## ConvEngine
module ConvEngine (
    input         clk,
    input         rst,
    input  [31:0] DMAport,        
    input         acc_enable,     
    input         acc_clear,      
    output [31:0] result          
);
==> flow/config.mk <==
export PLATFORM = sky130hd
export DESIGN_NAME = ConvEngine
export DESIGN_NICKNAME = ConvEngine
export VERILOG_FILES = /design/flow/design.v
export SDC_FILE = /design/flow/constraint.sdc
export NUM_CORES = 4
export LEC_CHECK = 0
export CAP_MARGIN = 20
export CELL_PAD_IN_SITES_GLOBAL_PLACEMENT = 2
export CORE_ASPECT_RATIO = 0.58
export CORE_MARGIN = 2
export CORE_UTILIZATION = 70
export CTS_CLUSTER_DIAMETER = 188
export CTS_CLUSTER_SIZE = 30
export GPL_TIMING_DRIVEN = 1
export HOLD_SLACK_MARGIN = 0.22
export MIN_ROUTING_LAYER = met1
export PLACE_DENSITY_LB_ADDON = 0.24
export SLEW_MARGIN = 20
export TNS_END_PERCENT = 15
==> flow/constraint.sdc <==
create_clock -name core_clock -period 7.87 [get_ports {clk}]
set_input_delay 1.5740 -clock core_clock [delete_from_list [all_inputs] [get_ports {clk}]]
set_output_delay 1.5740 -clock core_clock [all_outputs]
set_load 0.01 [all_outputs]
run.sh (not shown) runs the stock make flow with config.mk's settings and CLKGATE_MAP_FILE=.
The first run failed in 3_1_place_gp_skip_io with FLW-0024.
Next try:
==> flow/config.mk (replaced) <==
export PLATFORM = sky130hd
export DESIGN_NAME = ConvEngine
export DESIGN_NICKNAME = ConvEngine
export VERILOG_FILES = /design/flow/design.v
export SDC_FILE = /design/flow/constraint.sdc
export NUM_CORES = 4
export LEC_CHECK = 0
export CAP_MARGIN = 20
export CORE_MARGIN = 2
export CORE_UTILIZATION = 32
export SLEW_MARGIN = 20
==> flow/constraint.sdc (replaced) <==
create_clock -name core_clock -period 9.49 [get_ports {clk}]
set_input_delay 1.8980 -clock core_clock [delete_from_list [all_inputs] [get_ports {clk}]]
set_output_delay 1.8980 -clock core_clock [all_outputs]
set_load 0.01 [all_outputs]
Now the flow passed the timing, design-rule and antenna checks.
Die area came out higher by 120%.
Synthesized area stays the same.
Synthesized cell count is unchanged.
Next try:
--- a/flow/config.mk
+++ b/flow/config.mk
@@ -8,4 +8,4 @@
 export CAP_MARGIN = 20
 export CORE_MARGIN = 2
-export CORE_UTILIZATION = 32
+export CORE_UTILIZATION = 24
 export SLEW_MARGIN = 20
==> flow/constraint.sdc (replaced) <==
create_clock -name core_clock -period 10.9 [get_ports {clk}]
set_input_delay 2.1800 -clock core_clock [delete_from_list [all_inputs] [get_ports {clk}]]
set_output_delay 2.1800 -clock core_clock [all_outputs]
set_load 0.01 [all_outputs]
Effect: The changed run produced a clean layout. Routed wire length came out higher by 0.73%. Count of clock-buffer cells in the layout stays the same. Cell count climbs by about 8%. Area after synthesis is unchanged. Setup slack is better by 0.85 ns. Via count is about the same. Cell area is higher by 0.63%. Die area goes up by about 33%. Global-route usage decreases by 4.1 points.
Next try:
--- a/flow/config.mk
+++ b/flow/config.mk
@@ -8,4 +8,6 @@
 export CAP_MARGIN = 20
 export CORE_MARGIN = 2
-export CORE_UTILIZATION = 24
+export CORE_UTILIZATION = 72
+export CTS_CLUSTER_SIZE = 96
 export SLEW_MARGIN = 20
+export TNS_END_PERCENT = 10
==> flow/constraint.sdc (replaced) <==
create_clock -name core_clock -period 6.68 [get_ports {clk}]
set_input_delay 1.3360 -clock core_clock [delete_from_list [all_inputs] [get_ports {clk}]]
set_output_delay 1.3360 -clock core_clock [all_outputs]
set_load 0.01 [all_outputs]
Now the flow finished with negative setup slack left.
Die area came out lower by well over a third.
Final area is higher by a few percent.
Area after synthesis is unchanged.
Global-route usage grows by 30 points.
First-iteration DRC count increases by well over a third.
Next try:
--- a/flow/config.mk
+++ b/flow/config.mk
@@ -6,7 +6,10 @@
 export NUM_CORES = 4
 export LEC_CHECK = 0
+export ABC_AREA = 1
 export CAP_MARGIN = 20
+export CORE_ASPECT_RATIO = 0.5
 export CORE_MARGIN = 2
 export CORE_UTILIZATION = 72
+export CTS_CLUSTER_DIAMETER = 373
 export CTS_CLUSTER_SIZE = 96
 export SLEW_MARGIN = 20
==> flow/constraint.sdc (replaced) <==
create_clock -name core_clock -period 5.59 [get_ports {clk}]
set_input_delay 1.1180 -clock core_clock [delete_from_list [all_inputs] [get_ports {clk}]]
set_output_delay 1.1180 -clock core_clock [all_outputs]
set_load 0.01 [all_outputs]
Effect: The new run produced a layout that fails on negative setup slack; cell area rises by 3.0%; first-iteration DRC count rises by 58%; die area rises by 2.7%; core utilization rises by 0.31 points; count of clock-buffer cells in the layout rises by 4; sequential cell count is unchanged; area after synthesis rises by 2.5%; final cell count rises by 17%; setup slack gets worse by 0.33 ns.
